run A:
## SequentialNonrestoringDivider128Bit
module SequentialNonrestoringDivider128Bit(
    input [127:0] dividend_q,
    input [127:0] divisor_m,
    input clk,
	 input reset_n,
    output [127:0] quotient,
	 output [127:0] remainder,
	 output done
    );
	parameter [2:0] 	START = 3'b000,
							SHIFT = 3'b001,
							ACCUM = 3'b010,
							FIX_REMAINDER = 3'b011,
							DONE = 3'b100;
	reg [2:0] state;
	reg [7:0] count;
	reg [127:0] q_shift;
	reg [129:0] a_shift;
	reg add_sub_control;
	wire [129:0] add_sub_out;
	wire [7:0] count_plusone;
	EightBitAdder count_inc (
		.a(count),
		.b(8'b0),
		.carry_in(1'b1),
		.s(count_plusone),
		.carry_out()
		);
	wire add_sub_carry;
	AddSubCLA129Bits add_sub (
		.a(a_shift[128:0]), 
		.b({1'b0, divisor_m}), 
		.add_sub(add_sub_control), 
		.s(add_sub_out[128:0]), 
		.carry_out(add_sub_carry)
		);
	assign add_sub_out[129] = a_shift[129] ^ add_sub_carry;
	always @(posedge clk or negedge reset_n)
	begin
		if (!reset_n) 
			state <= START;
		else
		begin
			case (state)
				START: 			begin
									q_shift <= dividend_q;
									a_shift <= 130'h0;
									add_sub_control <= 1;
									count <= 8'h00;
									state <= SHIFT;
									end
				SHIFT: 			begin
									count <= count + 1;
									{a_shift, q_shift} <= {a_shift[128:0], q_shift, 1'b0};
									state <= ACCUM;
									end
				ACCUM:			begin
									a_shift <= add_sub_out[129:0];
									if (add_sub_out[129])
										begin
										add_sub_control <= 0;
										q_shift[0] <= 0;
										end
									else
										begin
										add_sub_control <= 1;
										q_shift[0] <= 1;
										end
									state <= (count == 8'b10000000)? FIX_REMAINDER : SHIFT;
									end
				FIX_REMAINDER:	begin
									if (a_shift[129])
										begin
										add_sub_control <= 0;
  ...
For scale: roughly 2300 cells after synthesis, about 270 flip-flops, about 520 I/O pins, roughly 21000 sq um of cells after synthesis.
Settings: LEC_CHECK=0, CAP_MARGIN=0, CELL_PAD_IN_SITES_GLOBAL_PLACEMENT=3, CORE_ASPECT_RATIO=1.5, CORE_MARGIN=4, CORE_UTILIZATION=22, GPL_ROUTABILITY_DRIVEN=0, GPL_TIMING_DRIVEN=0, HOLD_SLACK_MARGIN=-0.05, MIN_ROUTING_LAYER=met1, PLACE_DENSITY_LB_ADDON=0.01, SETUP_SLACK_MARGIN=0.11, SLEW_MARGIN=20, TNS_END_PERCENT=30; clock period 4.71 ns.
run.sh (not shown) runs the stock make flow with config.mk's settings and CLKGATE_MAP_FILE=.
Completing all stages was not enough for run A: its layout failed the final checks because of negative setup slack.
Edits applied to the flow inputs when going from run A to run B:
# run A
export LEC_CHECK = 0
export CAP_MARGIN = 0
export CELL_PAD_IN_SITES_GLOBAL_PLACEMENT = 3
export CORE_ASPECT_RATIO = 1.5
export CORE_MARGIN = 4
export CORE_UTILIZATION = 22
export GPL_ROUTABILITY_DRIVEN = 0
export GPL_TIMING_DRIVEN = 0
export HOLD_SLACK_MARGIN = -0.05
export MIN_ROUTING_LAYER = met1
export PLACE_DENSITY_LB_ADDON = 0.01
export SETUP_SLACK_MARGIN = 0.11
export SLEW_MARGIN = 20
export TNS_END_PERCENT = 30
create_clock -name core_clock -period 4.71 [get_ports {clk}]
# run B
export LEC_CHECK = 0
export CAP_MARGIN = 20
export CORE_MARGIN = 2
export CORE_UTILIZATION = 68
export CTS_CLUSTER_SIZE = 35
export SLEW_MARGIN = 20
create_clock -name core_clock -period 4.44 [get_ports {clk}]
Results
Run B: it failed during clock tree synthesis (4_1_cts), and the tool reported DPL-0033.
Area of the core sits lower in run B than in run A.
Taking run A as the reference, in run B vertical die dimension lost 53%, cell total in the yosys stat output closely matched the old numbers.
What run C does differently from run B at the input level:
# run B
export LEC_CHECK = 0
export CAP_MARGIN = 20
export CORE_MARGIN = 2
export CORE_UTILIZATION = 68
export CTS_CLUSTER_SIZE = 35
export SLEW_MARGIN = 20
create_clock -name core_clock -period 4.44 [get_ports {clk}]
# run C
export LEC_CHECK = 0
export CAP_MARGIN = 20
export CORE_MARGIN = 2
export CORE_UTILIZATION = 40
export SLEW_MARGIN = 20
create_clock -name core_clock -period 5.26 [get_ports {clk}]
==> comparison <==
Run C reached the final stage; the timing, design-rule and antenna checks on its layout passed.
Die height in run C is 30% above run B.
[compare] base=run B new=run C: number of synthesized register bits held steady; total die size went up.
Run C reports a lower starting utilization of the core area than run B does.
Compared with run B, in run C post-synthesis cell area shows no meaningful change, core box area shows an increase of 22000 sq um.
Compared with run B, in run C chip width now larger, count of unique library cells instantiated by Yosys comparable.
Input-level comparison between run D and run C:
# run C
export LEC_CHECK = 0
export CAP_MARGIN = 20
export CORE_MARGIN = 2
export CORE_UTILIZATION = 40
export SLEW_MARGIN = 20
create_clock -name core_clock -period 5.26 [get_ports {clk}]
# run D
export LEC_CHECK = 0
export CAP_MARGIN = 20
export CORE_MARGIN = 2
export CORE_UTILIZATION = 59
export SLEW_MARGIN = 20
create_clock -name core_clock -period 3.54 [get_ports {clk}]
Notes after the runs:
In the metrics for run C and run D, the one carrying the higher wire length of the first global-routing pass is run D. In the tables for run C and run D, routed wire length reads lower with run C. STATUS run=run D STAGES=ALL_DONE FINAL_CHECKS=FAILED CAUSE=negative setup slack. In run D, the critical path depth came out 1 above the value in run C. Compared with run C, in run D proportion of cell area spent on the clock network shows a reduction of 0.86 points; power density relative to cell area up 33%; post-route clock period utilization increased 35 points; floorplan core density climbed 19 points; number of ordinary and repair buffers in the finished layout grew by 42%.
Input-level comparison between run E and run D:
# run D
export LEC_CHECK = 0
export CAP_MARGIN = 20
export CORE_MARGIN = 2
export CORE_UTILIZATION = 59
export SLEW_MARGIN = 20
create_clock -name core_clock -period 3.54 [get_ports {clk}]
# run E
export LEC_CHECK = 0
export CAP_MARGIN = 20
export CORE_MARGIN = 2
export CORE_UTILIZATION = 66
export SLEW_MARGIN = 20
create_clock -name core_clock -period 4.29 [get_ports {clk}]
Results
Run E did not finish; the tool stopped in global routing (5_1_grt) with error ODB-0269.
Re boundary pin count: no difference whatsoever between run E and run D.
What run D reported for row count has to be multiplied by 0.942 to get the figure for run E.
Taking run D as the reference, in run E clock tree buffer depth comparable, post-placement cell area -1700 sq um.
The core outline area reported for run E is smaller than that of run D by 3900 sq um.
#### Input delta (run F over run E)
# run E
export LEC_CHECK = 0
export CAP_MARGIN = 20
export CORE_MARGIN = 2
export CORE_UTILIZATION = 66
export SLEW_MARGIN = 20
create_clock -name core_clock -period 4.29 [get_ports {clk}]
# run F
export LEC_CHECK = 0
export CAP_MARGIN = 20
export CORE_MARGIN = 2
export CORE_UTILIZATION = 70
export CTS_CLUSTER_SIZE = 33
export MAX_ROUTING_LAYER = met4
export SLEW_MARGIN = 20
create_clock -name core_clock -period 4.46 [get_ports {clk}]
--- outcome ---
For run F, the flow was terminated by a tool error in clock tree synthesis (4_1_cts) and produced no final design.
Taking run E as the reference, in run F floorplan-stage core utilization +4.2 points, post-synthesis instance area held steady, mean post-synth cell area now sits at about the same level, overall die height lost about 3%, area of the core decreased by 5.8% relative to the old numbers.
For the area of placed instances, run F came in 250 sq um lower than run E did.
Run E -> run F: area fraction in mux cells flat
Looking at count of placed standard cells including taps, run F sits 1.3% lower than run E does.
Relative to run E, the HPWL after detailed placement of run F is higher by 3.8%.
Summary of run F over run E: die footprint shrank by about 5.6%, count of standard-cell rows decreased 2.

========
SequentialNonrestoringDivider128Bit again, from the RTL that the note above started with.
==> flow/config.mk <==
export PLATFORM = sky130hd
export DESIGN_NAME = SequentialNonrestoringDivider128Bit
export DESIGN_NICKNAME = SequentialNonrestoringDivider128Bit
export VERILOG_FILES = /design/flow/design.v
export SDC_FILE = /design/flow/constraint.sdc
export NUM_CORES = 4
export LEC_CHECK = 0
export ABC_AREA = 1
export CAP_MARGIN = 20
export CORE_MARGIN = 2
export CORE_UTILIZATION = 72
export CTS_CLUSTER_DIAMETER = 94
export CTS_CLUSTER_SIZE = 85
export PLACE_DENSITY = 0.4
export SETUP_SLACK_MARGIN = 0.8
export SLEW_MARGIN = 20
==> flow/constraint.sdc <==
create_clock -name core_clock -period 3.27 [get_ports {clk}]
set_input_delay 0.6540 -clock core_clock [delete_from_list [all_inputs] [get_ports {clk}]]
set_output_delay 0.6540 -clock core_clock [all_outputs]
set_load 0.01 [all_outputs]
The starting point failed in 4_1_cts (DPL-0038).
Next try:
--- a/flow/config.mk
+++ b/flow/config.mk
@@ -8 +7,0 @@
-export ABC_AREA = 1
@@ -11,5 +10,2 @@
-export CORE_UTILIZATION = 72
-export CTS_CLUSTER_DIAMETER = 94
-export CTS_CLUSTER_SIZE = 85
-export PLACE_DENSITY = 0.4
-export SETUP_SLACK_MARGIN = 0.8
+export CORE_UTILIZATION = 66
+export HOLD_SLACK_MARGIN = -0.08
==> flow/constraint.sdc (replaced) <==
create_clock -name core_clock -period 4.44 [get_ports {clk}]
set_input_delay 0.8880 -clock core_clock [delete_from_list [all_inputs] [get_ports {clk}]]
set_output_delay 0.8880 -clock core_clock [all_outputs]
set_load 0.01 [all_outputs]
Outcome: With this change the flow stopped in 5_1_grt on GRT-0232; synthesized cell count shrinks by a few percent; synthesized area shrinks slightly; die area grows by a little under a tenth.

========
SequentialNonrestoringDivider128Bit again, from the RTL that the note above started with.
export LEC_CHECK = 0
export CAP_MARGIN = 20
export CORE_MARGIN = 2
export CORE_UTILIZATION = 72
export SLEW_MARGIN = 20
create_clock -name core_clock -period 3.27 [get_ports {clk}]
The baseline did not get past detailed placement (3_5_place_dp).
Then changed:
CORE_UTILIZATION = 66   (was 72)
MAX_ROUTING_LAYER = met4   (was not set)
clock period = 4.44 ns   (was 3.27 ns; I/O delays follow)
Result:
- Now the flow never finished: it broke off in global routing (5_1_grt)
- die size rose by 8.9%
- area after synthesis is unchanged
- synthesized cell count does not change
Then changed:
CORE_UTILIZATION = 65   (was 66)
HOLD_SLACK_MARGIN = -0.08   (was not set)
SLEW_MARGIN = 35   (was 20)
clock period = 4.49 ns   (was 4.44 ns; I/O delays follow)
What happened: This time the run produced a layout that fails on setup timing; die area went up by 1.5%; area after synthesis stays the same; synthesized cell count is unchanged.
Then changed:
CORE_UTILIZATION = 71   (was 65)
CTS_CLUSTER_DIAMETER = 362   (was not set)
CTS_CLUSTER_SIZE = 57   (was not set)
HOLD_SLACK_MARGIN = not set   (was -0.08)
SLEW_MARGIN = 20   (was 35)
clock period = 4.46 ns   (was 4.49 ns; I/O delays follow)
Now the flow never finished: it broke off in global routing (5_1_grt).
Die area goes down by 8.3%.
Synthesized cell count does not change.
Area after synthesis does not change.
Power and IR drop assume default switching activity.
